==> flow/design.v (excerpt) <==
module fpmultiplier (output logic [31:0] product, output logic ready,
		input logic [31:0] a, input logic clock, nreset);
clock: 7.22 ns
lec_check: 0
cap_margin: 20
core_margin: 2
core_utilization: 72
place_density: 0.64
slew_margin: 20
run.sh (not shown) runs the stock make flow with config.mk's settings and CLKGATE_MAP_FILE=.
Next try:
--- a/flow/config.mk
+++ b/flow/config.mk
@@ -9,4 +9,4 @@
 export CORE_MARGIN = 2
-export CORE_UTILIZATION = 72
-export PLACE_DENSITY = 0.64
+export CORE_UTILIZATION = 40
+export PLACE_DENSITY = 0.6
 export SLEW_MARGIN = 20
==> flow/constraint.sdc (replaced) <==
create_clock -name core_clock -period 8.27 [get_ports {clock}]
set_input_delay 1.6540 -clock core_clock [delete_from_list [all_inputs] [get_ports {clock}]]
set_output_delay 1.6540 -clock core_clock [all_outputs]
set_load 0.01 [all_outputs]
The new run went through all stages and came out clean.
Hold slack gets worse by 23 ps.
Core utilization falls by 36 points.
Sequential cell count is unchanged.
Next try:
--- a/flow/config.mk
+++ b/flow/config.mk
@@ -9,4 +9,4 @@
 export CORE_MARGIN = 2
-export CORE_UTILIZATION = 40
-export PLACE_DENSITY = 0.6
+export CORE_UTILIZATION = 66
+export SETUP_SLACK_MARGIN = 1.85
 export SLEW_MARGIN = 20
==> flow/constraint.sdc (replaced) <==
create_clock -name core_clock -period 7.35 [get_ports {clock}]
set_input_delay 1.4700 -clock core_clock [delete_from_list [all_inputs] [get_ports {clock}]]
set_output_delay 1.4700 -clock core_clock [all_outputs]
set_load 0.01 [all_outputs]
What happened: The changed run finished with timing, DRC and antenna clean. Synthesized cell count is unchanged. Wire length is higher by 18%. Worst hold slack improves by 8.9 ps. Die size is lower by 39%. Clock skew is about the same. Total power is higher by 16%. Sequential cell count does not change. Cell count is lower by 3.9%.
Next try:
--- a/flow/config.mk
+++ b/flow/config.mk
@@ -7,6 +7,10 @@
 export LEC_CHECK = 0
+export ABC_AREA = 1
 export CAP_MARGIN = 20
 export CORE_MARGIN = 2
-export CORE_UTILIZATION = 66
-export SETUP_SLACK_MARGIN = 1.85
+export CORE_UTILIZATION = 72
+export CTS_CLUSTER_DIAMETER = 27
+export CTS_CLUSTER_SIZE = 72
+export PLACE_DENSITY_LB_ADDON = 0.2
+export SETUP_SLACK_MARGIN = 0.72
 export SLEW_MARGIN = 20
Outcome:
- power fell slightly
- clock-buffer cell count rose by 4
- clock power came out lower by a few percent

---

Setup of run 1:
The RTL this note starts from:
==> flow/design.v <==
module fpmultiplier (output logic [31:0] product, output logic ready,
		input logic [31:0] a, input logic clock, nreset);
enum {activation, start, loada, loadb, check, special, regularcalculation,carries, final_output}state;
logic [31:0] multi_a, multi_b;
logic [47:0] manti_48bit;
logic [22:0] manti_23bit; 
logic [9:0] expon; 
logic sign;
logic infinite_a,NaN_a,zero_a,infinite_b,NaN_b,zero_b; 
assign  infinite_a = (multi_a[30:23]==8'b11111111)&&(multi_a[22:0]==0);
assign  NaN_a = (multi_a[30:23]==8'b11111111)&&(multi_a[22:0]!=0);
assign  zero_a = (multi_a[30:23]==0);
assign  infinite_b = (multi_b[30:23]==8'b11111111)&&(multi_b[22:0]==0);
assign  NaN_b = (multi_b[30:23]==8'b11111111)&&(multi_b[22:0]!=0);
assign  zero_b = (multi_b[30:23]==0); 
always_ff @(posedge clock, negedge nreset)
if (~nreset)
  begin 
  product <=0;
  multi_a <= 0;
  multi_b <= 0;
  state <= start;
  ready <= 0;
  end
else
begin 
  case (state)
    activation:
           begin
           ready <=1;
           end
    start: 
           begin
           ready <= 0;
           state <= loada;
           end
    loada: 
           begin 
           multi_a <= a;
           state <= loadb;
           end
    loadb: 
           begin
           multi_b <= a;
           state <= check;        
           end
    check:
           begin
           sign <= multi_a[31]^multi_b[31];
           if(NaN_a||infinite_a||zero_a||NaN_b||infinite_b||zero_b)
           state <= special;
           else
           state <= regularcalculation;
           end
    special:
           begin
            state <= final_output;
            if (NaN_a||NaN_b) 
              begin
              expon <= 10'b0011111111;
              manti_23bit <= 1;
              end
            else if (infinite_a||infinite_b) 
              begin
              if (zero_a|zero_b)  
                begin
                expon <= 10'b0011111111;
                manti_23bit <= 1;  
                end
              else 
                begin
                expon <= 10'b0011111111;
                manti_23bit <= 0;
                end
              end
            else 
              begin 
              expon <= 10'b0000000000;
              manti_23bit <= 0;
              end
           end
    regularcalculation:
           begin
           state <= carries;
           sign <= multi_a[31]^multi_b[31];
           manti_48bit <= {1'b1, {multi_a[22:0]}}*{1'b1, {multi_b[22:0]}};
           expon <= {2'b00,multi_a[30:23]}+{2'b00,multi_b[30:23]}-10'd127; 
           end 
    carries:
           begin 
           state <= final_output;
           if (manti_48bit[47]==1)  
             begin
             expon <= expon + 1'b1; 
             manti_48bit <= manti_48bit>>1|{{25{1'b0}},1'b1,{22{1'b0}}}; 
             end
           else
             begin  
             manti_48bit <= manti_48bit|{{25{1'b0}},1'b1,{22{1'b0}}}; 
             end
           end
    final_output:
           begin 
           ready <= 1;
           state <= start;        
           if (NaN_a||infinite_a||zero_a||NaN_b||infinite_b||zero_b)
             product <= {sign,expon[7:0],manti_23bit};
           else if ($signed(expon) >= 255)
             product <= {sign,8'b11111111,23'd0};
           else if ($signed(expon) <= 0)
             product <= {sign,31'd0};
           else 
             product <= {sign,expon[7:0],manti_48bit[45:23]};
           end 
  endcase
end
endmodule
Settings: LEC_CHECK=0, ABC_AREA=1, CAP_MARGIN=20, CORE_ASPECT_RATIO=1.02, CORE_MARGIN=9, CORE_UTILIZATION=40, CTS_CLUSTER_SIZE=72, GPL_TIMING_DRIVEN=1, MAX_ROUTING_LAYER=met4, PLACE_DENSITY=0.47, SETUP_SLACK_MARGIN=1.93, SLEW_MARGIN=0; clock period 9.37 ns.
Run 1 completed; timing, DRC and antenna clean
What run 2 does differently from run 1 at the input level:
==> flow/config.mk <==
export PLATFORM = sky130hd
export DESIGN_NAME = fpmultiplier
export DESIGN_NICKNAME = fpmultiplier
export VERILOG_FILES = /design/flow/design.v
export SDC_FILE = /design/flow/constraint.sdc
export NUM_CORES = 4
export LEC_CHECK = 0
export ABC_AREA = 1
export CAP_MARGIN = 20
export CORE_MARGIN = 2
export CORE_UTILIZATION = 72
export PLACE_DENSITY = 0.6
export SLEW_MARGIN = 20
==> flow/constraint.sdc <==
create_clock -name core_clock -period 7.86 [get_ports {clock}]
set_input_delay 1.5720 -clock core_clock [delete_from_list [all_inputs] [get_ports {clock}]]
set_output_delay 1.5720 -clock core_clock [all_outputs]
set_load 0.01 [all_outputs]
==> comparison <==
Going from run 1 to run 2, final wirelength moved down; final weighted congestion of routability-driven global placement +about 8%; net count reported at finish now sits at about the same level.
Register-to-register setup slack, run 1 and run 2: higher on run 1
Number of non-clock buffers, run 1 and run 2: smaller value in run 2
Number of buffers and inverters on the critical path | run 2 below run 1
Run 2: cell count is 9.6% lower than what run 1 reported.
Net switching fraction of the power (run 2 over run 1): decrease, 0.46 points
Of the two candidates, run 1 has the better power and run 2 the worse one.
The setup slack in run 2 sits 1.73 ns below the value recorded for run 1.
## Diff of input files: run 3 against run 2
--- a/flow/config.mk
+++ b/flow/config.mk
@@ -7,6 +7,5 @@
 export LEC_CHECK = 0
-export ABC_AREA = 1
 export CAP_MARGIN = 20
 export CORE_MARGIN = 2
-export CORE_UTILIZATION = 72
+export CORE_UTILIZATION = 40
 export PLACE_DENSITY = 0.6
==> flow/constraint.sdc <==
create_clock -name core_clock -period 9.0 [get_ports {clock}]
set_input_delay 1.8000 -clock core_clock [delete_from_list [all_inputs] [get_ports {clock}]]
set_output_delay 1.8000 -clock core_clock [all_outputs]
set_load 0.01 [all_outputs]
--- outcome ---
The maximum number of pins on one net before global-route repair number comes out lower for run 3 vs run 2. Sort run 2 and run 3 by layout-stage area growth over the synthesis result, ascending, and run 2 comes first. Side by side, xor and xnor area share after synthesis turned out higher in run 3 than in run 2. Going from run 2 to run 3, number of cells on the critical path climbed about 10%, chip width climbed 30%, clock-buffer cell count dropped 4, met1 usage dropped 28 points. The final reports for run 3 and run 2 show power per standard cell area lower in the former. Delta (run 3 minus run 2): power after layout has decreased; total wire length shrank by 9.2%.
Input changes introduced in run 4 (baseline for comparison: run 3):
--- a/flow/config.mk
+++ b/flow/config.mk
@@ -7,6 +7,12 @@
 export LEC_CHECK = 0
+export ABC_AREA = 1
 export CAP_MARGIN = 20
 export CORE_MARGIN = 2
-export CORE_UTILIZATION = 40
+export CORE_UTILIZATION = 54
+export CTS_CLUSTER_DIAMETER = 279
+export CTS_CLUSTER_SIZE = 98
+export GPL_ROUTABILITY_DRIVEN = 0
 export PLACE_DENSITY = 0.6
+export SETUP_SLACK_MARGIN = 2.45
 export SLEW_MARGIN = 20
+export TNS_END_PERCENT = 15
==> comparison <==
The final layout from run 4, which completed every stage, passed the timing, DRC and antenna checks at the end of the flow.
met4 as the highest signal layer in the routed design was reported by run 3, and met5 by run 4.
Going from run 3 to run 4, the sequential cell area was found to have gone up by about 2%.
Per the comparison of run 4 with run 3, wire length of the first global-routing pass shows an increase of 12000 um, die width shows a reduction of 29 um, overall global routing resource usage shows an increase of 9.5 points, met1 layer wirelength in the final routing shows an increase of about 21%, number of global-route vias before repair shows an increase of 2292.
Run 4 reports its cell with the largest stage delay on the worst path as sky130_fd_sc_hd__fa_1 while run 3 reports sky130_fd_sc_hd__dfrtp_1.
Core util | run 4 vs run 3 | run 4 higher

---

RTL: the design.v shown in full above, as it stands there.
clock: 2.57 ns
lec_check: 0
abc_area: 1
cap_margin: 20
cell_pad_in_sites_global_placement: 0
core_aspect_ratio: 1.84
core_margin: 2
core_utilization: 72
cts_cluster_size: 24
max_routing_layer: met4
place_density_lb_addon: 0.01
setup_slack_margin: 0.23
slew_margin: 20
tns_end_percent: 80
The baseline aborted during 5_1_grt with GRT-0116.
Next try:
- CORE_ASPECT_RATIO: 1.84 -> 0.99
- PLACE_DENSITY: default -> 0.37
- PLACE_DENSITY_LB_ADDON: 0.01 -> default
- SETUP_SLACK_MARGIN: 0.23 -> default
- TNS_END_PERCENT: 80 -> default
- clock period: 2.57 -> 6.24 ns (I/O delays scaled with it)
- With this change the flow produced a layout that fails on setup timing
- synthesized cell count does not change
- area after synthesis does not change
- die size is about the same
Next try:
- CELL_PAD_IN_SITES_GLOBAL_PLACEMENT: 0 -> default
- CORE_ASPECT_RATIO: 0.99 -> default
- CTS_CLUSTER_SIZE: 24 -> default
- MAX_ROUTING_LAYER: met4 -> default
- PLACE_DENSITY: 0.37 -> default
- PLACE_DENSITY_LB_ADDON: default -> 0.18
- clock period: 6.24 -> 5.96 ns (I/O delays scaled with it)
=> The new run never finished: it broke off in 5_1_grt (GRT-0232); die area is about the same; synthesized cell count stays the same; area after synthesis stays the same.
Next try:
- ABC_AREA: 1 -> default
- CORE_UTILIZATION: 72 -> 66
- PLACE_DENSITY: default -> 0.6
- PLACE_DENSITY_LB_ADDON: 0.18 -> default
- clock period: 5.96 -> 13.4 ns (I/O delays scaled with it)
Effect: With this change the flow finished with timing, DRC and antenna clean; synthesized area decreases by a few percent; die size increases by a few percent; synthesized cell count decreases by about a fifth.

---

Starts from the design.v that is shown in full above.
Settings: LEC_CHECK=0, ABC_AREA=1, CAP_MARGIN=20, CORE_MARGIN=2, CORE_UTILIZATION=32, CTS_CLUSTER_DIAMETER=222, CTS_CLUSTER_SIZE=98, GPL_ROUTABILITY_DRIVEN=0, PLACE_DENSITY=0.6, SLEW_MARGIN=20, TNS_END_PERCENT=15; clock period 9.0 ns.
Then changed:
ABC_AREA = unset   (was 1)
CORE_UTILIZATION = 64   (was 32)
CTS_CLUSTER_DIAMETER = unset   (was 222)
CTS_CLUSTER_SIZE = unset   (was 98)
GPL_ROUTABILITY_DRIVEN = unset   (was 0)
TNS_END_PERCENT = unset   (was 15)
clock period = 5.93 ns   (was 9.0 ns; I/O delays follow)
Now the flow completed, yet does not pass: setup timing.
Cell area is higher by 7.2%.
Fmax came out higher by 5.2%.
Power rises by 47%.
Then changed:
CORE_UTILIZATION = 36   (was 64)
clock period = 13.4 ns   (was 5.93 ns; I/O delays follow)
Result: Now the flow produced a clean layout. Synthesized cell count is unchanged. Global-route usage drops by 17 points. Utilization drops by 41 points. Die area climbs by 76%. Total power drops by about 54%. Setup slack gets better by 6.0 ns. Via count drops by 8.4%.
Then changed:
ABC_AREA = 1   (was unset)
CORE_UTILIZATION = 40   (was 36)
GPL_TIMING_DRIVEN = 0   (was unset)
clock period = 9.37 ns   (was 13.4 ns; I/O delays follow)
Effect:
- The changed run finished clean
- routed wire length came out higher by about a fifth
- synthesized area came out higher by a few percent
- flip-flop count stays the same
- hold slack is better by 0.018 ns
- setup slack is worse by 3.7 ns
- sequential power came out higher by well over a third
- utilization came out higher by 4.2 points
- total power came out higher by well over a third

---

## job 8671
Starts from the design.v that is shown in full above.
clock: 8.18 ns
lec_check: 0
cap_margin: 20
cell_pad_in_sites_detail_placement: 2
cell_pad_in_sites_global_placement: 3
core_aspect_ratio: 1.3
core_margin: 4
core_utilization: 40
cts_cluster_diameter: 343
cts_cluster_size: 24
gpl_routability_driven: 0
gpl_timing_driven: 0
max_routing_layer: met4
place_density: 0.55
slew_margin: 20
Every stage of the flow completed for job 8671, and the final layout passed the timing, DRC and antenna checks.
The following lists how job 5698 was set up differently from job 8671:
==> flow/config.mk <==
export PLATFORM = sky130hd
export DESIGN_NAME = fpmultiplier
export DESIGN_NICKNAME = fpmultiplier
export VERILOG_FILES = /design/flow/design.v
export SDC_FILE = /design/flow/constraint.sdc
export NUM_CORES = 4
export LEC_CHECK = 0
export ABC_AREA = 1
export CAP_MARGIN = 20
export CELL_PAD_IN_SITES_GLOBAL_PLACEMENT = 0
export CORE_ASPECT_RATIO = 0.5
export CORE_MARGIN = 4
export CORE_UTILIZATION = 67
export CTS_CLUSTER_DIAMETER = 223
export CTS_CLUSTER_SIZE = 99
export MAX_ROUTING_LAYER = met4
export PLACE_DENSITY = 0.61
export SETUP_SLACK_MARGIN = 1.5
export SLEW_MARGIN = 20
==> results <==
Job 5698 against job 8671: register-to-register setup slack higher, inverter count has increased, cell area after placement increased by 3.0% relative to the old numbers.
Job 5698 reports its source of the critical timing path as multi_a[9] while job 8671 reports multi_b[20].
Changes in job 1826 relative to job 5698:
diff --git a/flow/config.mk b/flow/config.mk
--- a/flow/config.mk
+++ b/flow/config.mk
@@ -11,9 +11,10 @@
 export CORE_ASPECT_RATIO = 0.5
-export CORE_MARGIN = 4
-export CORE_UTILIZATION = 67
-export CTS_CLUSTER_DIAMETER = 223
+export CORE_MARGIN = 9
+export CORE_UTILIZATION = 57
+export CTS_CLUSTER_DIAMETER = 297
 export CTS_CLUSTER_SIZE = 99
 export MAX_ROUTING_LAYER = met4
-export PLACE_DENSITY = 0.61
-export SETUP_SLACK_MARGIN = 1.5
+export PLACE_DENSITY = 0.37
+export SETUP_SLACK_MARGIN = -0.39
 export SLEW_MARGIN = 20
+export TNS_END_PERCENT = 40
--- outcome ---
In the route summary, job 1826 ends up with a via count below that of job 5698.
Looking at job 5698 and job 1826, the post-synthesis share of cell area spent on xor and xnor gates is a wash.
Comparing post-synthesis to final-layout area growth for job 5698 and job 1826, the bigger number came from job 5698.
Job 1826: setup slack 0.80 ns below job 5698
In job 1826 relative to job 5698, area of all placed cells without fillers had gone down by a few percent.
Hold slack across job 5698 and job 1826: no real change.
For job 9348, these inputs were changed with respect to job 1826:
==> flow/config.mk <==
export PLATFORM = sky130hd
export DESIGN_NAME = fpmultiplier
export DESIGN_NICKNAME = fpmultiplier
export VERILOG_FILES = /design/flow/design.v
export SDC_FILE = /design/flow/constraint.sdc
export NUM_CORES = 4
export LEC_CHECK = 0
export CAP_MARGIN = 20
export CELL_PAD_IN_SITES_DETAIL_PLACEMENT = 2
export CELL_PAD_IN_SITES_GLOBAL_PLACEMENT = 3
export CORE_ASPECT_RATIO = 1.3
export CORE_MARGIN = 4
export CORE_UTILIZATION = 30
export CTS_CLUSTER_DIAMETER = 343
export CTS_CLUSTER_SIZE = 24
export GPL_ROUTABILITY_DRIVEN = 0
export GPL_TIMING_DRIVEN = 1
export MAX_ROUTING_LAYER = met5
export PLACE_DENSITY_LB_ADDON = 0.11
export SLEW_MARGIN = 30
export TNS_END_PERCENT = 5
Notes after the runs:
- From job 1826 to job 9348 the numbers moved as follows: multi-input logic cell count lower, wire length higher, pre-CTS setup slack lower, wire length of the first global-routing pass higher, proportion of total power due to net switching higher.
- Job 9348 finished every step from synthesis to the final layout, and the layout passed the timing, DRC and antenna checks.
- As of job 9348, yosys stat chip area had fallen by a few percent compared to job 1826.
- Job 9348 against job 1826: maximum level of the CTS H-tree barely changed; design area barely changed; die size climbed 61%.
- [compare] base=job 1826 new=job 9348: area added between synthesis and finish now sits higher; via count went down by about 11%.
No activity file was given, so power comes from the tool's default toggle rates.
